== job 1993 ==
Design alu16_top, start of the top module:
module alu16_top (
    input clk,
    input [5:0] alufn,
    input [15:0] a,
    input [15:0] b,
    output reg [15:0] y
  );
For scale: ~1500 cells after synthesis, ~54 flip-flops, ~55 I/O pins, ~9800 µm² of cells after synthesis.
==> flow/config.mk <==
export PLATFORM = sky130hd
export DESIGN_NAME = alu16_top
export DESIGN_NICKNAME = alu16_top
export VERILOG_FILES = /design/flow/design.v
export SDC_FILE = /design/flow/constraint.sdc
export NUM_CORES = 4
export LEC_CHECK = 0
export ABC_AREA = 1
export CAP_MARGIN = 40
export CORE_ASPECT_RATIO = 1.31
export CORE_MARGIN = 2
export CORE_UTILIZATION = 72
export CTS_CLUSTER_DIAMETER = 400
export CTS_CLUSTER_SIZE = 99
export MAX_ROUTING_LAYER = met4
export PLACE_DENSITY = 0.39
export SLEW_MARGIN = 20
==> flow/constraint.sdc <==
create_clock -name core_clock -period 2.43 [get_ports {clk}]
set_input_delay 0.4860 -clock core_clock [delete_from_list [all_inputs] [get_ports {clk}]]
set_output_delay 0.4860 -clock core_clock [all_outputs]
set_load 0.01 [all_outputs]
run.sh (not shown) runs the stock make flow with config.mk's settings and CLKGATE_MAP_FILE=.
The flow ended early for job 1993: it failed with a tool error in 4_1_cts.
diff inputs: job 1993 => job 2230
# job 1993
export LEC_CHECK = 0
export ABC_AREA = 1
export CAP_MARGIN = 40
export CORE_ASPECT_RATIO = 1.31
export CORE_MARGIN = 2
export CORE_UTILIZATION = 72
export CTS_CLUSTER_DIAMETER = 400
export CTS_CLUSTER_SIZE = 99
export MAX_ROUTING_LAYER = met4
export PLACE_DENSITY = 0.39
export SLEW_MARGIN = 20
create_clock -name core_clock -period 2.43 [get_ports {clk}]
# job 2230
export LEC_CHECK = 0
export CAP_MARGIN = 20
export CORE_MARGIN = 2
export CORE_UTILIZATION = 71
export SETUP_SLACK_MARGIN = 1.57
export SLEW_MARGIN = 20
create_clock -name core_clock -period 5.31 [get_ports {clk}]
[summary]
- FAIL for each of job 1993 and job 2230
- Job 2230 did not finish; a tool error ended it in 5_1_grt.
- Post-detailed-placement half-perimeter wirelength (job 2230 over job 1993): decrease, 13%
- Summary of job 2230 over job 1993: number of placed instances, taps included shows a reduction of about 22%, post-synthesis average cell area shows an increase of 1.1 µm², die size shows a reduction of about 7%, gate count of the mapped netlist shows a reduction of 310.
- Re and-or/or-and share of the synthesized area: job 1993 and job 2230 aren't equal, and the higher value belongs to job 2230.
- Comparing job 1993 and job 2230, the lower synthesized area is on job 2230.
> inputs changed (job 2230 -> job 7289)
# job 2230
export LEC_CHECK = 0
export CAP_MARGIN = 20
export CORE_MARGIN = 2
export CORE_UTILIZATION = 71
export SETUP_SLACK_MARGIN = 1.57
export SLEW_MARGIN = 20
create_clock -name core_clock -period 5.31 [get_ports {clk}]
# job 7289
export LEC_CHECK = 0
export CAP_MARGIN = 20
export CORE_MARGIN = 2
export CORE_UTILIZATION = 72
export CTS_CLUSTER_DIAMETER = 400
export PLACE_DENSITY_LB_ADDON = 0.0
export SLEW_MARGIN = 20
create_clock -name core_clock -period 2.43 [get_ports {clk}]
Findings:
FAIL for each of job 7289 and job 2230
What ended job 7289 was a tool error in 4_1_cts; the run never finished.
The overall die width in job 7289 sits about 0.7% below the value recorded for job 2230.
Between job 7289 and job 2230, the proportion of register bits with asynchronous set or reset after synthesis figures differ only marginally.
Job 7289 against job 2230: cell area after placement increased by 9.4% relative to the old numbers; last weighted congestion value of the routability-driven placer higher; placeable core region now sits lower; worst setup timing slack at the placement stage shows a reduction of 2.86 ns.
Compared with job 2230, job 7289 shows a post-detailed-placement half-perimeter wirelength that is 17% higher.
In job 7289, the starting density of the core came out 2.4 points above the value in job 2230.
Die: job 7289 smaller than job 2230
Edits applied to the flow inputs when going from job 7289 to job 3275:
# job 7289
export LEC_CHECK = 0
export CAP_MARGIN = 20
export CORE_MARGIN = 2
export CORE_UTILIZATION = 72
export CTS_CLUSTER_DIAMETER = 400
export PLACE_DENSITY_LB_ADDON = 0.0
export SLEW_MARGIN = 20
create_clock -name core_clock -period 2.43 [get_ports {clk}]
# job 3275
export LEC_CHECK = 0
export CAP_MARGIN = 20
export CORE_MARGIN = 2
export CORE_UTILIZATION = 40
export SLEW_MARGIN = 20
create_clock -name core_clock -period 6.5 [get_ports {clk}]
## What came out
- Diff job 7289 -> job 3275 | sum of net half-perimeters after detailed placement | down by more than 10%
- Changes observed in job 3275 relative to job 7289: instance count after placement with tap cells included dropped 5.6%, synthesized area barely changed, XOR/XNOR share of the synthesized area barely changed, synthesized cell count barely changed.
- In the flow results for job 3275 and job 7289, the area after detailed placement is smaller on job 3275.
- Of job 3275 and job 7289, it is job 3275 that has the higher total die size.
- From job 7289 to job 3275 the numbers moved as follows: fraction of registers with async set/reset about even, area inside the core boundary rose 82%.
- Job 3275: full flow OK, the timing, DRC and antenna checks passed
- As far as post-synth tally of flip-flops with integrated enable goes, job 7289 and job 3275 are indistinguishable; the numbers are identical.
- Of job 3275 and job 7289, job 3275 shows the higher number of placement rows, with job 7289 below it.
> inputs changed (job 3275 -> job 7177)
# job 3275
export LEC_CHECK = 0
export CAP_MARGIN = 20
export CORE_MARGIN = 2
export CORE_UTILIZATION = 40
export SLEW_MARGIN = 20
create_clock -name core_clock -period 6.5 [get_ports {clk}]
# job 7177
export LEC_CHECK = 0
export CAP_MARGIN = 20
export CELL_PAD_IN_SITES_GLOBAL_PLACEMENT = 3
export CORE_MARGIN = 2
export CORE_UTILIZATION = 36
export CTS_CLUSTER_DIAMETER = 306
export CTS_CLUSTER_SIZE = 100
export PLACE_DENSITY = 0.89
export SLEW_MARGIN = 20
export TNS_END_PERCENT = 20
create_clock -name core_clock -period 6.5 [get_ports {clk}]
Results
Job 7177 finished every step from synthesis to the final layout, and the layout passed the timing, DRC and antenna checks. STATUS maximum frequency: job 7177 wins against job 3275. | setup slack | job 7177 vs job 3275 | 0.078 ns higher |. Compared with job 3275, job 7177 shows relative contribution of combinational cells to total power lower by 0.9 points. From job 3275 to job 7177 the numbers moved as follows: overall track demand over capacity in global routing has increased, met2 wirelength from detailed routing has increased, end-of-flow core utilization has decreased, maximum number of buffers from clock root to sink has remained practically unchanged.
Here is what was changed in the inputs of job 1943 compared with job 7177.
# job 7177
export LEC_CHECK = 0
export CAP_MARGIN = 20
export CELL_PAD_IN_SITES_GLOBAL_PLACEMENT = 3
export CORE_MARGIN = 2
export CORE_UTILIZATION = 36
export CTS_CLUSTER_DIAMETER = 306
export CTS_CLUSTER_SIZE = 100
export PLACE_DENSITY = 0.89
export SLEW_MARGIN = 20
export TNS_END_PERCENT = 20
create_clock -name core_clock -period 6.5 [get_ports {clk}]
# job 1943
export LEC_CHECK = 0
export ABC_AREA = 0
export CAP_MARGIN = 20
export CELL_PAD_IN_SITES_GLOBAL_PLACEMENT = 3
export CORE_MARGIN = 2
export CORE_UTILIZATION = 39
export CTS_CLUSTER_DIAMETER = 306
export CTS_CLUSTER_SIZE = 100
export SLEW_MARGIN = 20
export TNS_END_PERCENT = 95
create_clock -name core_clock -period 6.5 [get_ports {clk}]
Notes after the runs:
When job 1943 is measured against job 7177, its die outline height turns out 3.8% lower. Initial antenna violation count ends up higher on job 7177. NOTE: total power draw in job 1943 exceeds that of job 7177. Compared with job 7177, job 1943 supports a lower clock frequency. On depth of the worst hold-timing path, job 7177 and job 1943 are basically level.

========
Setup of run 1:
alu16_top again, from the RTL that the note above started with.
make LEC_CHECK=0 CAP_MARGIN=20 CORE_MARGIN=2 CORE_UTILIZATION=40 CTS_CLUSTER_DIAMETER=392 CTS_CLUSTER_SIZE=100 SLEW_MARGIN=20 TNS_END_PERCENT=15 finish   # period 6.5 ns
Input changes introduced in run 2 (baseline for comparison: run 1):
Settings: CTS_CLUSTER_SIZE: 100 -> unset; CTS_CLUSTER_DIAMETER: 392 -> unset; TNS_END_PERCENT: 15 -> unset; PLACE_DENSITY_LB_ADDON: unset -> 0.27; CORE_UTILIZATION: 40 -> 72; the clock period (ns, I/O delays scaled along): 6.5 -> 5.77.
==> results <==
- Run 2: it failed with a tool error in global routing, so there are no final results.
- Reported for run 1 and run 2, area after synthesis turned out identical to the last digit.
- Note that the die area recorded for run 1 amounts to 1.8 times the value seen in run 2.
- Number of instances resized during post-cts repair in run 2 vs run 1: up 57
- Run 1 -> run 2: mux share of post-synthesis cell area delta 0, exact match
- Re vertical die size: run 1 and run 2 aren't equal, and the higher value belongs to run 1.
- Reported for run 1 and run 2, count of unique library cells instantiated by Yosys turned out identical to the last digit.
- X dimension of the die delta for run 2 relative to run 1: 38 um lower
- On run 2: core box area is 45% lower than what run 1 gave.
The inputs of run 3 differ from those of run 2 as listed below.
Settings: changing CORE_UTILIZATION from 72 to 29; removing PLACE_DENSITY_LB_ADDON (formerly 0.27); changing the clock period (ns, I/O delays scaled along) from 5.77 to 6.35.
[summary]
Number of cells after detailed placement in run 3 is 13% higher than in run 2
Cell count in the Yosys report: run 3 vs run 2 identical
Having completed the whole flow, run 3 delivered a layout that passed the timing, DRC and antenna checks.
Run 2 failed in global routing with GRT-0232.
Worst slack at placement ends up higher on run 3.
Die area: run 3 vs run 2 up 19,000 um2
Compared run 3 vs run 2, and effective utilization at floorplan is down in run 3.
Compared run 3 against run 2; cell area after placement within noise.
Run 3 against run 2: total half-perimeter wirelength after legalization and detailed placement held steady; cell resize tally after clock tree synthesis went down; horizontal die size went up.
Edits applied to the flow inputs when going from run 3 to run 4:
Settings: CORE_UTILIZATION now 65, was 29.
[summary]
Setup slack: run 4 less than run 3
Run 4 against run 3: wire length fell by 4.6%, global-route wire length before repair fell by 4.6%, final non-filler cell area fell by about 3.6%, required time at the worst-slack endpoint rose by 60 ps, clock-pin slew on the worst setup and hold paths stayed essentially flat.
[compare] base=run 3 new=run 4: global-route usage over all layers rose 24 points, total power fell about 5%, number of rows created at floorplan fell 21.
Run 4 ends up with lower met1 wire length than run 3 does.
Edits applied to the flow inputs when going from run 4 to run 5:
Settings: TNS_END_PERCENT newly set to 5; PLACE_DENSITY_LB_ADDON newly set to 0.27; CORE_UTILIZATION changed from 65 to 71; the clock period (ns, I/O delays scaled along) changed from 6.35 to 5.31.
Results
Run 4 went all the way through the flow, and no timing, DRC or antenna check failed.
global routing: run 5 exited with error
Looking at post-DP HPWL across run 5 and run 4, the one that comes out lower is run 4.
Run 5 vs. run 4: worst setup slack before clock tree synthesis saw a decrease, total cell area at the placement stage increased by about 7% relative to the old numbers, total of cells resized after clock tree synthesis rose by 78, post-synthesis share of cell area spent on and, or, nand and nor gates was more or less identical, floorplan die height went down 4.2%.
Re die size: run 4 was higher than run 5.
Setup changes, run 5 to run 6
Settings: PLACE_DENSITY_LB_ADDON removed (was 0.27); SETUP_SLACK_MARGIN newly set to -0.14; CORE_UTILIZATION changed from 71 to 68; TNS_END_PERCENT removed (was 5); the clock period (ns, I/O delays scaled along) changed from 5.31 to 5.62.
==> comparison <==
Die boundary height came out higher on run 6 than on run 5. From run 6 to run 5, sequential fraction of the synthesis area did not move at all. Reported for run 5 and run 6, area figure in the yosys stat output turned out identical to the last digit. Taking run 5 as the reference point, the effective utilization at floorplan of run 6 falls by 3.1 points. Against run 5 as the reference, run 6 delivers a lower placement-stage cell area. Between run 6 and run 5, the async set or reset register ratio after synthesis does not differ in any meaningful way. Compared with run 5, run 6 improves worst slack after detailed placement. Final weighted congestion in routability-driven placement of run 6 falls short of that of run 5 by a few percent. To summarise run 6: no stage aborted, but the layout did not pass its checks, failing on negative setup slack. Of run 6 and run 5, it is run 6 that has the higher total die size. Looking at post-CTS resize count, run 6 sits 42 below run 5.

========
build 26:
Starting RTL as in the previous note.
==> flow/config.mk <==
export PLATFORM = sky130hd
export DESIGN_NAME = alu16_top
export DESIGN_NICKNAME = alu16_top
export VERILOG_FILES = /design/flow/design.v
export SDC_FILE = /design/flow/constraint.sdc
export NUM_CORES = 4
export LEC_CHECK = 0
export CAP_MARGIN = 20
export CORE_MARGIN = 2
export CORE_UTILIZATION = 59
export CTS_CLUSTER_DIAMETER = 400
export CTS_CLUSTER_SIZE = 99
export SLEW_MARGIN = 20
==> flow/constraint.sdc <==
create_clock -name core_clock -period 6.5 [get_ports {clk}]
set_input_delay 1.3000 -clock core_clock [delete_from_list [all_inputs] [get_ports {clk}]]
set_output_delay 1.3000 -clock core_clock [all_outputs]
set_load 0.01 [all_outputs]
Build 26 was carried through to the last stage, and its layout satisfied the timing, DRC and antenna checks.
Modified inputs, build 94 compared to build 26
- CTS_CLUSTER_DIAMETER removed (was 400)
- CORE_UTILIZATION changed from 59 to 65
- CTS_CLUSTER_SIZE removed (was 99)
- the clock period (ns, I/O delays scaled along) changed from 6.5 to 5.25
Findings:
In build 94 the implementation ran to completion but is not tape-out ready, as the final checks report negative setup slack.
Wire length: build 94 vs build 26 up about 19%
Build 26 → build 94: post-synthesis to final-layout area growth rose 12 points; number of placement rows now smaller; global-route wire length before repair went up.
Area fraction of clock buffers and clock inverters delta (build 26 -> build 94): insignificant
Post-placement setup slack ended up 0.76 ns lower on build 94 than on build 26.
Summed area of non-filler cells in the final layout came out higher on build 94 than on build 26.
Re total power: build 94 is about 60% up on build 26.
> inputs changed (build 94 -> build 21)
- the clock period (ns, I/O delays scaled along) changed from 5.25 to 5.31
==> results <==
- Ran to the end and failed final checks on negative setup slack: build 21.
- Delta (build 21 minus build 94): measured slew at the worst slew-check pin moved up, routed wire length fell by 2.2 mm, overall power consumption moved down, fraction of area in registers was more or less identical.
## Diff of input files: build 30 against build 21
- an added TNS_END_PERCENT of 5
- an added PLACE_DENSITY of 0.76
- an added SETUP_SLACK_MARGIN of -0.14
- a change of CORE_UTILIZATION from 65 to 72
- a change of the clock period (ns, I/O delays scaled along) from 5.31 to 5.62
### Flow results
- Of build 21 and build 30, none finishes clean.
- What ended build 30 was a tool error in 5_1_grt; the run never finished.
- When build 30 is set beside build 21, its row count turns out to be 3 smaller.
- Build 30 vs build 21, placed cell area went down by 0.96%.
- Looking only at area of the core region, and setting everything else aside, the higher value of build 21 and build 30 goes to build 21.
- Per the comparison of build 30 with build 21, number of cells in the design after placement now smaller, worst-case clock buffer depth comparable.
Edits applied to the flow inputs when going from build 30 to build 52:
- TNS_END_PERCENT no longer set, was 5
- CORE_ASPECT_RATIO now 0.92, previously not set
- ABC_AREA now 1, previously not set
- SETUP_SLACK_MARGIN no longer set, was -0.14
- GPL_ROUTABILITY_DRIVEN now 0, previously not set
- HOLD_SLACK_MARGIN now 0.3, previously not set
- PLACE_DENSITY no longer set, was 0.76
- the clock period (ns, I/O delays scaled along) now 2.0, was 5.62
--- outcome ---
Delta (build 52 minus build 30): synthesized net count rose 310; simple-gate portion of the synthesized area rose 8.8 points. Going from build 30 to build 52, area after synthesis moved up, cell count in the Yosys report went up by 310. The compound-cell area share of the yosys netlist reported for build 52 is smaller than that of build 30 by 5.8 points. Build 52 did not finish: a tool error stopped it during 4_1_cts.
No activity file was given, so power comes from the tool's default toggle rates.
